==> run M <==
==> flow/design.v <==
module ALU (
    input Clk,
    input Reset,
    input [7:0] operand_A, operand_B,
    input [3:0] Sel,
    output [7:0] Out,
    output [3:0] Flag);
    reg [7:0] Result;
    reg [3:0] FlagCpy;
    reg [7:0] nResult;
    reg [3:0] nFlag;
    reg [8:0] extendResult;
    reg [15:0] extendResult1;
    assign Out = Result;
    assign Flag = FlagCpy;
    always @(*)
    begin
        nResult = Result;
        nFlag = FlagCpy;
        extendResult = 9'd0;
        extendResult1 = 16'd0;
        case(Sel)
            4'h0:
                begin
                    extendResult = operand_A + operand_B;
                    if(extendResult >> 8 == 1)
                        nFlag = nFlag | 4'b0010;
                    else
                        nResult = extendResult[7:0];
                end
            4'h1:
                begin
                    if(operand_A < operand_B)
                        nFlag = nFlag | 4'b1000;
                    else
                        nResult = operand_A - operand_B;
                end
            4'h2:
                begin
                    extendResult1 = operand_A * operand_B;
                    if(extendResult1 >> 8 != 0)
                        nFlag = nFlag | 4'b0100;
                    else
                        nResult = operand_A * operand_B;
                    if(nResult == 0)
                        nFlag = nFlag | 4'b0001;
                end
            4'h3:
                begin
                    if(operand_A < operand_B)
                        nFlag = nFlag | 4'b1000;
                    else if(operand_B == 0)
                        nResult = 8'hFF;
                    else
                        nResult = operand_A / operand_B;
                    if(nResult == 0)
                        nFlag = nFlag | 4'b0001;
                end
            4'h4:
                begin
                extendResult1 = operand_A << operand_B;
                if(operand_B > 8 || (operand_A==1&&operand_B==8))
                    nFlag = nFlag | 4'b0010;
                else
                    begin
                    extendResult1 = operand_A << operand_B;
                    if(extendResult1 << 8 != 0)
                        nFlag = nFlag | 4'b0010;
                    else
                        nResult = operand_A << operand_B;
                    end
                if(nResult == 0)
                    nFlag = nFlag | 4'b0001;
                end
            4'h5:
                begin
                nResult = operand_A >> operand_B;
                if(nResult == 0)
                    nFlag = nFlag | 4'b0001;
                if(operand_B > 8 || (operand_B == 8 && operand_A==1) || (operand_B==7&&(operand_A == 2 || operand_A==3)) || operand_B==6&&(operand_A<=7&&operand_A>=4) || operand_B==5&&(operand_A<=15&&operand_A>=8) || operand_B==4&&(operand_A<=31&&operand_A>=16))
                    nFlag = nFlag | 4'b1000;
                end
            4'h6:
                begin
                nResult = operand_A & operand_B;
                if(nResult == 0)
                    nFlag = nFlag | 1;
                end
            4'h7:
                begin
                nResult = operand_A | operand_B;
                if(nResult == 0)
                    nFlag = nFlag | 1;
                end
            4'h8:
                begin
                nResult = operand_A ^ operand_B;
                if(nResult == 0)
                    nFlag = nFlag | 1;
                end
            4'h9:
                begin
                nResult = ~(operand_A ^ operand_B);
                if(nResult == 0)
                    nFlag = nFlag | 1;
                end
            4'hA:
                begin
                nResult = ~(operand_A & operand_B);
                if(nResult == 0)
                    nFlag = nFlag | 1;
                end
            4'hB:
                begin
                nResult = ~(operand_A | operand_B);
                if(nResult == 0)
                    nFlag = nFlag | 1;
                end
            default:
                nResult = 8'h00;
        endcase
    end
    always @(posedge Clk, posedge Reset)
    begin
        if(Reset) begin
            Result <= 8'h00;
            FlagCpy <= 4'b0000;
        end else begin
            Result <= nResult;
            FlagCpy <= nFlag;
        end
    end
endmodule
==> flow/run.sh <==
#!/bin/bash
# the make line also repeats each setting of config.mk as NAME=value (left out here)
make -C /OpenROAD-flow-scripts/flow DESIGN_CONFIG=/design/flow/config.mk WORK_HOME=/design/flow/orfs CLKGATE_MAP_FILE= finish
==> flow/config.mk <==
export PLATFORM = sky130hd
export DESIGN_NAME = ALU
export DESIGN_NICKNAME = ALU
export VERILOG_FILES = /design/flow/design.v
export SDC_FILE = /design/flow/constraint.sdc
export NUM_CORES = 4
export LEC_CHECK = 0
export ABC_AREA = 1
export CAP_MARGIN = 35
export CORE_MARGIN = 2
export CORE_UTILIZATION = 65
export SETUP_SLACK_MARGIN = -0.65
export SLEW_MARGIN = 20
==> flow/constraint.sdc <==
create_clock -name core_clock -period 10.8 [get_ports {Clk}]
set_input_delay 2.1600 -clock core_clock [delete_from_list [all_inputs] [get_ports {Clk}]]
set_output_delay 2.1600 -clock core_clock [all_outputs]
set_load 0.01 [all_outputs]
==> inputs of run B, as changes to run M <==
CAP_MARGIN = 20   (was 35)
CORE_ASPECT_RATIO = 0.5   (was default)
CORE_UTILIZATION = 72   (was 65)
CTS_CLUSTER_DIAMETER = 400   (was default)
CTS_CLUSTER_SIZE = 98   (was default)
SETUP_SLACK_MARGIN = default   (was -0.65)
TNS_END_PERCENT = 10   (was default)
==> flow/constraint.sdc (replaced) <==
create_clock -name core_clock -period 6.35 [get_ports {Clk}]
set_input_delay 1.2700 -clock core_clock [delete_from_list [all_inputs] [get_ports {Clk}]]
set_output_delay 1.2700 -clock core_clock [all_outputs]
set_load 0.01 [all_outputs]
==> inputs of run Z, as changes to run M <==
ABC_AREA = default   (was 1)
CAP_MARGIN = 10   (was 35)
CORE_ASPECT_RATIO = 0.5   (was default)
CORE_UTILIZATION = 30   (was 65)
GPL_TIMING_DRIVEN = 1   (was default)
MAX_ROUTING_LAYER = met5   (was default)
PLACE_DENSITY = 0.65   (was default)
SETUP_SLACK_MARGIN = -0.9   (was -0.65)
TNS_END_PERCENT = 20   (was default)
==> flow/constraint.sdc (replaced) <==
create_clock -name core_clock -period 17.0 [get_ports {Clk}]
set_input_delay 3.4000 -clock core_clock [delete_from_list [all_inputs] [get_ports {Clk}]]
set_output_delay 3.4000 -clock core_clock [all_outputs]
set_load 0.01 [all_outputs]
==> flow_summary.ini <==
; yosys + openroad results
[outcome]
status = finished clean

[route]
wire_per_inst_um = 19.24

[power]
seq-power_mw = 0.0389

[cells_and_area]
final_util_pct = 33.76

[placement]
place_inst = 1182

[grt]
use_met3_pct = 3.399
track_usage_pct = 19.51

[floorplan]
fp.dieArea_um2 = 23220
Source of the figures above: run Z

==> flow_summary.ini <==
; yosys + openroad results
[grt]
use_met3_pct = 5.380
track_usage_pct = 40.57

[outcome]
violations = negative setup slack
status = finished with violations

[synthesis]
ys_cells = 1178
edf_count = 0

[timing]
setup_ws_ns = -0.7536
setup_violations = 2

[placement]
place_inst = 1403
place_ws_ns = -1.070

[worst_setup_path]
reg2reg_slack_ns = 9.32

[route]
wire_per_inst_um = 18.64

[power]
seq-power_mw = 0.0610

[cells_and_area]
final_util_pct = 78.34
sh_seq_area_pct = 3.551
Source of the figures above: run M

==> flow_summary.ini <==
; implementation run metrics
[grt]
use_met3_pct = 55.28
gr-max-usage-layer = met2
track_usage_pct = 72.50

[outcome]
status = did not finish
lastStage = global routing (5_1_grt)
error = [ERROR GRT-0116] Global routing finished with congestion. Check the congestion regions in the DRC Viewer.

[placement]
place_inst = 1430
place.port_buffers = 33
detailed_place_hpwl_mm = 20.89

[synthesis]
ys_top_cells_by_area = ha_1, nand2_1, inv_1, fa_1, nand3_1
netlist-cell-type-count = 53
synthCells = 1178
ys_sh_aoi_pct = 16.28
mux_share_pct = 0

[floorplan]
fp_util_pct = 74.99
fp.dieArea_um2 = 10800
Source of the figures above: run B

